Design emaxi, start of the top module:
module emaxi( 
   wr_wait, rd_wait, rr_access, rr_packet, m_axi_awid, m_axi_awaddr,
   m_axi_awlen, m_axi_awsize, m_axi_awburst, m_axi_awlock,
   m_axi_awcache, m_axi_awprot, m_axi_awqos, m_axi_awvalid, m_axi_wid,
   m_axi_wdata, m_axi_wstrb, m_axi_wlast, m_axi_wvalid, m_axi_bready,
   m_axi_arid, m_axi_araddr, m_axi_arlen, m_axi_arsize, m_axi_arburst,
   m_axi_arlock, m_axi_arcache, m_axi_arprot, m_axi_arqos,
   m_axi_arvalid, m_axi_rready,
   wr_access, wr_packet, rd_access, rd_packet, rr_wait, m_axi_aclk,
   m_axi_aresetn, m_axi_awready, m_axi_wready, m_axi_bid, m_axi_bresp,
   m_axi_bvalid, m_axi_arready, m_axi_rid, m_axi_rdata, m_axi_rresp,
   m_axi_rlast, m_axi_rvalid
   );
Size in the first run: about 6500 cells after synthesis.
Settings: LEC_CHECK=0, ABC_AREA=1, CAP_MARGIN=0, CORE_MARGIN=2, CORE_UTILIZATION=70, CTS_CLUSTER_SIZE=75, HOLD_SLACK_MARGIN=0.29, SETUP_SLACK_MARGIN=-0.26, SLEW_MARGIN=20, TNS_END_PERCENT=5; clock period 3.75 ns.
run.sh (not shown) runs the stock make flow with config.mk's settings and CLKGATE_MAP_FILE=.
The baseline finished with timing, DRC and antenna clean.
Rerun with:
==> flow/config.mk (replaced) <==
export PLATFORM = sky130hd
export DESIGN_NAME = emaxi
export DESIGN_NICKNAME = emaxi
export VERILOG_FILES = /design/flow/design.v
export SDC_FILE = /design/flow/constraint.sdc
export NUM_CORES = 4
export LEC_CHECK = 0
export CAP_MARGIN = 20
export CORE_MARGIN = 2
export CORE_UTILIZATION = 66
export SLEW_MARGIN = 20
==> flow/constraint.sdc (replaced) <==
create_clock -name core_clock -period 2.6 [get_ports {m_axi_aclk}]
set_input_delay 0.5200 -clock core_clock [delete_from_list [all_inputs] [get_ports {m_axi_aclk}]]
set_output_delay 0.5200 -clock core_clock [all_outputs]
set_load 0.01 [all_outputs]
The new run went through all stages and came out clean.
Via count fell by about a fifth.
Power rose by well over a third.
Wire length fell by roughly a tenth.
Rerun with:
--- a/flow/config.mk
+++ b/flow/config.mk
@@ -9,3 +9,3 @@
 export CORE_MARGIN = 2
-export CORE_UTILIZATION = 66
+export CORE_UTILIZATION = 56
 export SLEW_MARGIN = 20
==> flow/constraint.sdc (replaced) <==
create_clock -name core_clock -period 3.6 [get_ports {m_axi_aclk}]
set_input_delay 0.7200 -clock core_clock [delete_from_list [all_inputs] [get_ports {m_axi_aclk}]]
set_output_delay 0.7200 -clock core_clock [all_outputs]
set_load 0.01 [all_outputs]
=>
- routed wire length came out lower by about 1.2%
- die size went up by 18%
- hold slack gains 0.14 ns
- sequential power is lower by about 27%
- worst setup slack is better by 0.52 ns
- combinational power drops by 36%
- non-clock buffer count is lower by 122
- global-route usage came out lower by 5.5 points
- clock power came out lower by about 22%
- total power shrinks by about 28%
Rerun with:
--- a/flow/config.mk
+++ b/flow/config.mk
@@ -9,3 +9,4 @@
 export CORE_MARGIN = 2
-export CORE_UTILIZATION = 56
+export CORE_UTILIZATION = 57
 export SLEW_MARGIN = 20
+export TNS_END_PERCENT = 5
==> flow/constraint.sdc (replaced) <==
create_clock -name core_clock -period 4.17 [get_ports {m_axi_aclk}]
set_input_delay 0.8340 -clock core_clock [delete_from_list [all_inputs] [get_ports {m_axi_aclk}]]
set_output_delay 0.8340 -clock core_clock [all_outputs]
set_load 0.01 [all_outputs]
=> Wire length rose by 0.89%; total power fell by 14%; non-clock buffer count fell by 23; core utilization rose by 0.41 points; hold slack is worse by 0.033 ns; clock power fell by 15%; design area fell by 0.98%.

run A:
emaxi again, from the RTL that the note above started with.
Settings: LEC_CHECK=0, CAP_MARGIN=20, CELL_PAD_IN_SITES_DETAIL_PLACEMENT=1, CELL_PAD_IN_SITES_GLOBAL_PLACEMENT=1, CORE_MARGIN=2, CORE_UTILIZATION=40, CTS_CLUSTER_DIAMETER=228, GPL_TIMING_DRIVEN=0, HOLD_SLACK_MARGIN=0.2, MAX_ROUTING_LAYER=met4, PLACE_DENSITY_LB_ADDON=0.05, SLEW_MARGIN=20, TNS_END_PERCENT=60; clock period 5.34 ns.
Run A: done, clean on timing, DRC and antenna
#### Input delta (run B over run A)
Settings: a deleted CELL_PAD_IN_SITES_DETAIL_PLACEMENT that had been 1; a deleted HOLD_SLACK_MARGIN that had been 0.2; an added GPL_ROUTABILITY_DRIVEN of 1; a change of CORE_UTILIZATION from 40 to 33; a deleted CELL_PAD_IN_SITES_GLOBAL_PLACEMENT that had been 1; a deleted MAX_ROUTING_LAYER that had been met4; a deleted GPL_TIMING_DRIVEN that had been 0; a deleted TNS_END_PERCENT that had been 60; a deleted CTS_CLUSTER_DIAMETER that had been 228; an added SETUP_SLACK_MARGIN of -0.17; a change of the clock period (ns, I/O delays scaled along) from 5.34 to 2.47.
--- outcome ---
- Run B -> stages 100% | layout checks FAIL | negative setup slack
- Reported for run B and run A, synthesized cell count turned out identical to the last digit.
- Run B vs. run A: per-cell routed wire length fell 2.1 µm, via count of the first global-routing pass lost 1963.
- From run A to run B the numbers moved as follows: global routing usage on met3 picked up an extra 0.22 points; wire length on met3 picked up an extra 180 µm; synthesis-to-layout area growth picked up an extra 2.6 points.
- Going from run A to run B, overall power after layout grows by about 130%.
- The combinational power share number comes out higher for run B vs run A.
> inputs changed (run B -> run C)
Settings: a deleted PLACE_DENSITY_LB_ADDON that had been 0.05; a change of CORE_UTILIZATION from 33 to 40; a deleted GPL_ROUTABILITY_DRIVEN that had been 1; a deleted SETUP_SLACK_MARGIN that had been -0.17; a change of the clock period (ns, I/O delays scaled along) from 2.47 to 5.0.
==> results <==
Looking across run B and run C, the single run that reached the end with no open violations was run C. A class of the worst hold path of register to asynchronous set/reset pin is what run C shows, while input pin to register belongs to run B. [compare] base=run B new=run C: count of clock-buffer cells in the layout decreased by 20 relative to the old numbers; tally of filler cells in the layout decreased by 23% relative to the old numbers. Count of nets after finishing in run C is 5.0% lower than in run B. Number of antenna violations at the first check in global routing in run C is 2 above run B. Run B → run C: routed wire length went down; count of cell instances traversed by the critical path increased 1; design area saw a decrease. On worst-case reg-to-reg path depth, the lower figure sits with run C, not run B. Compared with run B, in run C power shows a reduction of 54%; utilization went up by 6.2 points.
The inputs of run D differ from those of run C as listed below.
Settings: PLACE_DENSITY_LB_ADDON now 0.05, previously not set; CTS_CLUSTER_DIAMETER now 228, previously not set; HOLD_SLACK_MARGIN now -0.03, previously not set.
### Flow results
Of run D and run C, run C shows the lower layout-stage area growth over the synthesis result, with run D above it. Run D ended up with a higher design area than run C did. Worst hold-check slack in run D is 0.0063 ns below run C. Comparing run C against run D, there is no change at all in chip area estimate from yosys synthesis. Compared with run C, cell count in run D increased slightly. Per the comparison of run D with run C, setup slack after layout increased 0.14 ns; clock latency on the worst-skew pair essentially unchanged; internal power consumption shows an increase of about 2.5%; post-placement worst setup slack increased by 0.30 ns relative to the old numbers.

Starting RTL as in the previous note.
==> flow/config.mk <==
export PLATFORM = sky130hd
export DESIGN_NAME = emaxi
export DESIGN_NICKNAME = emaxi
export VERILOG_FILES = /design/flow/design.v
export SDC_FILE = /design/flow/constraint.sdc
export NUM_CORES = 4
export LEC_CHECK = 0
export CAP_MARGIN = 20
export CELL_PAD_IN_SITES_DETAIL_PLACEMENT = 2
export CELL_PAD_IN_SITES_GLOBAL_PLACEMENT = 0
export CORE_MARGIN = 2
export CORE_UTILIZATION = 43
export GPL_ROUTABILITY_DRIVEN = 1
export HOLD_SLACK_MARGIN = 0.25
export PLACE_DENSITY_LB_ADDON = 0.06
export SLEW_MARGIN = 20
==> flow/constraint.sdc <==
create_clock -name core_clock -period 4.68 [get_ports {m_axi_aclk}]
set_input_delay 0.9360 -clock core_clock [delete_from_list [all_inputs] [get_ports {m_axi_aclk}]]
set_output_delay 0.9360 -clock core_clock [all_outputs]
set_load 0.01 [all_outputs]
Change:
- CELL_PAD_IN_SITES_DETAIL_PLACEMENT: 2 -> default
- CELL_PAD_IN_SITES_GLOBAL_PLACEMENT: 0 -> default
- CORE_UTILIZATION: 43 -> 60
- GPL_ROUTABILITY_DRIVEN: 1 -> default
- HOLD_SLACK_MARGIN: 0.25 -> default
- PLACE_DENSITY_LB_ADDON: 0.06 -> default
- SETUP_SLACK_MARGIN: default -> 0.94
- clock period: 4.68 -> 3.55 ns (I/O delays scaled with it)
What happened: Clock power went up by 18%; worst hold slack got worse by 0.0074 ns; worst setup slack got worse by 0.31 ns; wire length went down by 24%; via count went down by 5.0%.

Starting RTL as in the previous note.
Settings: LEC_CHECK=0, ABC_AREA=1, CAP_MARGIN=0, CELL_PAD_IN_SITES_GLOBAL_PLACEMENT=1, CORE_ASPECT_RATIO=0.76, CORE_MARGIN=2, CORE_UTILIZATION=62, CTS_CLUSTER_DIAMETER=211, GPL_ROUTABILITY_DRIVEN=1, GPL_TIMING_DRIVEN=0, HOLD_SLACK_MARGIN=-0.1, PLACE_DENSITY_LB_ADDON=0.01, SETUP_SLACK_MARGIN=0.16, SLEW_MARGIN=30, TNS_END_PERCENT=20; clock period 2.11 ns.
The starting point completed, yet does not pass: negative setup slack.
Rerun with:
CAP_MARGIN = 20   (was 0)
CELL_PAD_IN_SITES_GLOBAL_PLACEMENT = unset   (was 1)
CORE_ASPECT_RATIO = unset   (was 0.76)
CORE_UTILIZATION = 66   (was 62)
CTS_CLUSTER_DIAMETER = unset   (was 211)
GPL_ROUTABILITY_DRIVEN = unset   (was 1)
GPL_TIMING_DRIVEN = unset   (was 0)
HOLD_SLACK_MARGIN = unset   (was -0.1)
PLACE_DENSITY_LB_ADDON = unset   (was 0.01)
SETUP_SLACK_MARGIN = 0.94   (was 0.16)
SLEW_MARGIN = 20   (was 30)
TNS_END_PERCENT = unset   (was 20)
clock period = 5.04 ns   (was 2.11 ns; I/O delays follow)
After rerunning:
- This time the run passed the timing, design-rule and antenna checks
- hold slack improves by 0.27 ns
- worst setup slack improves by 1.6 ns
- routed wire length decreases by a quarter to a third
- total power decreases by well over a third
- maximum frequency decreases by well over a third
- sequential share of layout area increases by 4.9 points
- critical path depth decreases by 3
- synthesized cell count stays the same
- design area decreases by a little under a tenth
- core utilization decreases by 1.6 points
- final cell count decreases by a little under a tenth
Power and IR drop assume default switching activity.
